run 1:
==> flow/design.v (excerpt) <==
module ipod_player(
    input  logic        clk,
    input  logic        reset,
    input  logic [7:0]  kbd_ascii,
    input  logic        speed_up,
    input  logic        speed_down,
    input  logic        speed_reset,
    input  logic        direction,
    input  logic [31:0] flash_readdata,
    input  logic        flash_readdatavalid,
    output logic        flash_read,
    output logic [3:0]  flash_byteenable,
    output logic [22:0] flash_address,
    output logic [15:0] audio_data,
    output logic        sample_clk
);
Size in the first run: ~11000 cells after synthesis, ~170 flip-flops, about 92 I/O pins, roughly 0.072 mm2 of cells after synthesis.
make LEC_CHECK=0 CAP_MARGIN=20 CORE_MARGIN=2 CORE_UTILIZATION=57 SLEW_MARGIN=20 finish   # period 67.2 ns
run.sh (not shown) runs the stock make flow with config.mk's settings and CLKGATE_MAP_FILE=.
Run 1: it failed with a tool error in global routing, so there are no final results.
Changes in run 2 relative to run 1:
- SETUP_SLACK_MARGIN now 5, previously not set
- CORE_UTILIZATION now 30, was 57
- the clock period (ns, I/O delays scaled along) now 104.0, was 67.2
### Flow results
- The final layout from run 2, which completed every stage, passed the timing, DRC and antenna checks at the end of the flow.
- Delta (run 2 minus run 1): effective utilization at floorplan shows a reduction of 27 points, HPWL after detailed placement went down about 17%, area enclosed by the die boundary rose about 90%.
- Reported for run 1 and run 2, number of cells produced by synthesis turned out identical to the last digit.
- On run 2: post-CTS resize count is 719 lower than what run 1 gave.
- Cell row count went up by more than a quarter going from run 1 to run 2.
> inputs changed (run 2 -> run 3)
- removing SETUP_SLACK_MARGIN (formerly 5)
- changing CORE_UTILIZATION from 30 to 59
- changing the clock period (ns, I/O delays scaled along) from 104.0 to 67.0
[summary]
Full die area, run 3 vs run 2: down by more than a quarter. Run 3 vs. run 2: die extent in y shrank by about 30%, final estimated routing congestion in global placement grew by 14%, number of instances resized during post-cts repair grew by 649. Between run 2 and run 3, the synthesized area figures differ only marginally. The log for run 3 ends in global routing with error GRT-0116, so the run never completed.
Changes in run 4 relative to run 3:
- SETUP_SLACK_MARGIN: unset -> 5
- CORE_UTILIZATION: 59 -> 38
- the clock period (ns, I/O delays scaled along): 67.0 -> 93.1
--- outcome ---
- The flow did not stop early for run 4: all stages ran, and the layout cleared the timing, DRC and antenna checks.
- Between run 3 and run 4, the difference in number of library cell types mapped by synthesis is negligible.
- Compare run 3 and run 4 | final estimated routing congestion in global placement higher: run 3
- Diff run 3 -> run 4: post-cts resize count -635; post-synthesis average cell area ~0 delta; cell area after placement -about 21%; placeable core area +about 56%.

========
v15:
Starting RTL as in the previous note.
Settings: LEC_CHECK=0, ABC_AREA=1, CAP_MARGIN=20, CELL_PAD_IN_SITES_GLOBAL_PLACEMENT=2, CORE_ASPECT_RATIO=1.01, CORE_MARGIN=9, CORE_UTILIZATION=17, CTS_CLUSTER_DIAMETER=302, GPL_ROUTABILITY_DRIVEN=0, HOLD_SLACK_MARGIN=0.06, MAX_ROUTING_LAYER=met5, PLACE_DENSITY_LB_ADDON=0.08, SETUP_SLACK_MARGIN=-2.0, SLEW_MARGIN=20; clock period 124.0 ns.
diff inputs: v15 => v33
Settings: changing CORE_UTILIZATION from 17 to 58; removing PLACE_DENSITY_LB_ADDON (formerly 0.08); changing GPL_ROUTABILITY_DRIVEN from 0 to 1; changing CELL_PAD_IN_SITES_GLOBAL_PLACEMENT from 2 to 0; setting TNS_END_PERCENT to 5 for the first time; changing CORE_MARGIN from 9 to 2; removing HOLD_SLACK_MARGIN (formerly 0.06); changing MAX_ROUTING_LAYER from met5 to met4; changing the clock period (ns, I/O delays scaled along) from 124.0 to 63.7.
==> comparison <==
Average footprint of a synthesized cell came out exactly the same in v33 and v15. The x dimension of the die number comes out higher for v15 vs v33. In the flow results for v33 and v15, the number of buffers on the longest clock path is smaller on v33. Between v33 and v15, it is v33 whose quantity of gates resized following cts is higher, by 329. For the pre-CTS setup slack, v33 came in 34.86 ns lower than v15 did. v33 got as far as 5_1_grt, where a tool error ended the run. Taking v33 over v15, the area of the die ratio works out to 0.28. Placeable core region (lower): v33. Higher chip height was reported by v15, not v33. Re count of placed standard cells including taps: v15 was higher than v33.
## Diff of input files: v37 against v33
Settings: a deleted MAX_ROUTING_LAYER that had been met4; a deleted TNS_END_PERCENT that had been 5; a change of CORE_UTILIZATION from 58 to 70; a deleted GPL_ROUTABILITY_DRIVEN that had been 1; a deleted SETUP_SLACK_MARGIN that had been -2.0; a deleted CELL_PAD_IN_SITES_GLOBAL_PLACEMENT that had been 0; a deleted CORE_ASPECT_RATIO that had been 1.01; a deleted ABC_AREA that had been 1; a change of CTS_CLUSTER_DIAMETER from 302 to 364; a change of the clock period (ns, I/O delays scaled along) from 63.7 to 69.0.
Results
Tool error DPL-0038 stopped v37 during 4_1_cts; no final results.
Of v37 and v33, the higher post-detailed-placement half-perimeter wirelength belongs to v37.
[v37] post-synthesis cell count fell 7.2% relative to v33
Note that the number of cell instances after yosys synthesis recorded for v37 amounts to 0.928 times the value seen in v33.
Compared with v33, v37 shows a higher compound-cell area share of the yosys netlist.
Compared with v33, in v37 share of cell area taken by muxes after synthesis increased by 2.9 points relative to the old numbers, xor/xnor share of the synthesized area decreased by 0.37 points relative to the old numbers, area of the core decreased by 15000 um^2 relative to the old numbers, area after synthesis increased by about 5.5% relative to the old numbers, post-synthesis net count decreased by 816 relative to the old numbers.
--- input diff v37..v57 ---
Settings: a change of CORE_UTILIZATION from 70 to 72; an added PLACE_DENSITY_LB_ADDON of 0.07; an added ABC_AREA of 1; a change of CTS_CLUSTER_DIAMETER from 364 to 225; a change of the clock period (ns, I/O delays scaled along) from 69.0 to 81.9.
## What came out
v37 terminated abnormally: 4_1_cts reported DPL-0038. Complete run, failing final checks: v57, reason capacitance limit, slew limit. Yosys chip area, v37 and v57: larger value in v37. The lower synthesized netlist net count of v37 and v57 is in v37. The lower die height came out of v57. In v57 relative to v37, average cell area after synthesis had gone down by more than 10%.
